== lagoon ==
==> flow/design.v <==
module ALU(
    clk,
    rst_n,
    valid,
    ready,
    mode,
    in_A,
    in_B,
    out
);
    input         clk, rst_n;
    input         valid;
    input  [1:0]  mode;  
    output        ready;
    input  [31:0] in_A, in_B;
    output [63:0] out;
    parameter IDLE = 3'd0;
    parameter MUL  = 3'd1;
    parameter DIV  = 3'd2;
    parameter AND  = 3'd3;
    parameter AVG  = 3'd4;
    parameter OUT  = 3'd5;
    reg  [ 2:0] state, state_nxt;
    reg  [ 4:0] counter, counter_nxt;
    reg  [64:0] shreg, shreg_nxt;  
    reg  [31:0] alu_in, alu_in_nxt;
    reg  [32:0] alu_out;
    reg         ready_;
    assign ready = ready_;
    assign out = shreg[63:0];
    always @(*) begin
        case(state)
            IDLE: begin
                if (valid) 
                    case (mode)
                        0 : state_nxt = MUL;
                        1 : state_nxt = DIV;
                        2 : state_nxt = AND;
                        3 : state_nxt = AVG;
                    endcase
                else state_nxt = IDLE;
            end
            MUL : state_nxt = (counter != 31) ? MUL : OUT;
            DIV : state_nxt = (counter != 31) ? DIV : OUT;
            AND : state_nxt = OUT;
            AVG : state_nxt = OUT;
            OUT : state_nxt = IDLE;
            default : state_nxt = IDLE;
        endcase
    end
    always @(*) begin
        if ((state == MUL) || (state == DIV)) counter_nxt = counter + 1; 
        else                                  counter_nxt = 0;
    end
    always @(*) begin
        case(state)
            IDLE: begin
                if (valid) alu_in_nxt = in_B;
                else       alu_in_nxt = 0;
            end
            OUT : alu_in_nxt = 0;
            default: alu_in_nxt = alu_in;
        endcase
    end
    always @(*) begin
        case (state)
            MUL : begin
                if (shreg[0]) alu_out = shreg[63:32] + alu_in;
                else          alu_out = shreg[63:32];
            end
            DIV : alu_out = shreg[64:32] - {1'b0, alu_in};
            AND : alu_out = shreg[31:0] & alu_in;
            AVG : alu_out = (shreg[31:0] + alu_in) >> 1;
            default alu_out = 0;
        endcase
    end
    always @(*) begin
        case (state)
            IDLE: begin
                if (valid) begin
                    shreg_nxt = {33'b0, in_A};
                    if (state_nxt == DIV) shreg_nxt = shreg_nxt << 1;                 
                end
                else shreg_nxt = 0;
            end
            MUL : shreg_nxt = {1'b0, alu_out, shreg[31:1]};
            DIV : begin
                if (shreg[64:32] < {1'b0, alu_in}) shreg_nxt = shreg << 1;
                else                      shreg_nxt = {alu_out[31:0], shreg[31:0], 1'b1};
                if (counter == 31) shreg_nxt = {1'b0, shreg_nxt[64:33], shreg_nxt[31:0]};
            end
            AND : shreg_nxt = {32'b0, alu_out};
            AVG : shreg_nxt = {32'b0, alu_out};
            OUT : shreg_nxt = 0;
            default : shreg_nxt = 0;
        endcase
    end
    always @(posedge clk or negedge rst_n) begin
        if (!rst_n) begin
            state   <= IDLE;
            counter <= 0;
            shreg   <= 0;
            alu_in  <= 0;
            ready_  <= 0;
        end
        else begin
            state   <= state_nxt;
            counter <= counter_nxt;
            shreg   <= shreg_nxt;
            alu_in  <= alu_in_nxt;
            ready_  <= (state_nxt == OUT) ? 1 : 0;
        end
    end
endmodule
Settings: LEC_CHECK=0, CAP_MARGIN=15, CORE_MARGIN=2, CORE_UTILIZATION=69, CTS_CLUSTER_SIZE=89, HOLD_SLACK_MARGIN=0.29, SLEW_MARGIN=20; clock period 3.55 ns.
run.sh (not shown) runs the stock make flow with config.mk's settings and CLKGATE_MAP_FILE=.
Ran to the end and failed final checks on negative setup slack: lagoon.
What garnet does differently from lagoon at the input level:
- clearing CTS_CLUSTER_SIZE, which used to be 89
- clearing HOLD_SLACK_MARGIN, which used to be 0.29
- swapping 69 for 40 in CORE_UTILIZATION
- swapping 15 for 20 in CAP_MARGIN
- swapping 3.55 for 5.22 in the clock period (ns, I/O delays scaled along)
## What came out
[compare] base=lagoon new=garnet: number of standard cells in the layout, taps in and fillers out lost 60; fmax now sits lower; share of the core filled with cells now sits lower. Measured against each other, lagoon and garnet differ in worst-margin pin slew, the lower figure coming from garnet. In summary, garnet completed successfully, with a layout that passed the timing, design-rule and antenna checks. Number of rows created at floorplan grows by more than a quarter when moving from lagoon to garnet. Comparing lagoon and garnet, the lower share of total power in combinational logic was measured on garnet. Cell area | garnet vs lagoon | garnet smaller. For garnet, the worst min-delay path class was flop to flop, unlike lagoon, where it was input pin to async pin.
For amber, these inputs were changed with respect to garnet:
- setting ABC_AREA to 0 for the first time
- setting PLACE_DENSITY to 0.38 for the first time
- setting CTS_CLUSTER_DIAMETER to 355 for the first time
- changing CORE_UTILIZATION from 40 to 72
- setting CTS_CLUSTER_SIZE to 99 for the first time
- changing the clock period (ns, I/O delays scaled along) from 5.22 to 2.92
==> comparison <==
Comparing garnet and amber, the one run not ending clean was amber. detailed placement: amber exited with error. From garnet to amber, total I/O pin count did not move at all. | core utilization before placement | amber vs garnet | 33 points higher |. The placeable core area in garnet is 1.8 times that in amber. Fraction of registers with async set/reset came out exactly the same in garnet and amber.
For xenon, these inputs were changed with respect to amber:
- a change of CTS_CLUSTER_SIZE from 99 to 36
- an added HOLD_SLACK_MARGIN of -0.1
- a deleted CTS_CLUSTER_DIAMETER that had been 355
- a change of PLACE_DENSITY from 0.38 to 0.78
- a deleted ABC_AREA that had been 0
- a change of the clock period (ns, I/O delays scaled along) from 2.92 to 3.96
Notes after the runs:
- There was hardly any difference in share of the synthesized netlist area taken by xor and xnor gates between amber and xenon.
- As far as share of flip-flops with an asynchronous set or reset after synthesis goes, xenon and amber are indistinguishable; the numbers are identical.
- As far as synthesized cell count goes, xenon and amber are indistinguishable; the numbers are identical.
- Although it ran to completion, xenon produced a layout that fails the final checks because of negative setup slack.
- Diff xenon..amber | area of the mapped netlist | unchanged
--- input diff xenon..maple ---
- swapping 36 for 98 in CTS_CLUSTER_SIZE
- clearing PLACE_DENSITY, which used to be 0.78
- clearing HOLD_SLACK_MARGIN, which used to be -0.1
- swapping 72 for 62 in CORE_UTILIZATION
- swapping 3.96 for 5.83 in the clock period (ns, I/O delays scaled along)
--- outcome ---
Of xenon and maple, only maple finishes the flow clean.
| xenon | all stages done | FAIL | negative setup slack |
The worst slack after detailed placement reported for maple is greater than that of xenon by 1340 ps.
Compared maple vs xenon, and core utilization of the finished layout is down in maple.
The number of placement rows reported for maple is greater than that of xenon by 8.5%.
Of xenon and maple, the higher chip height belongs to maple.
Diff xenon -> maple: share of total power in combinational logic down 1.7 points; total global-route track usage down 7.6 points; setup TNS after final layout up 95 ps; areal power density over the cells down 34%.
Relative to xenon, total vias in the final route has gone down in maple.
In maple the initial cell density of the core turned out 11 points lower than in xenon.
maple vs xenon on worst clock skew: maple is the higher one.
Power figures rest on the tool's default switching activity, not on a simulated workload.
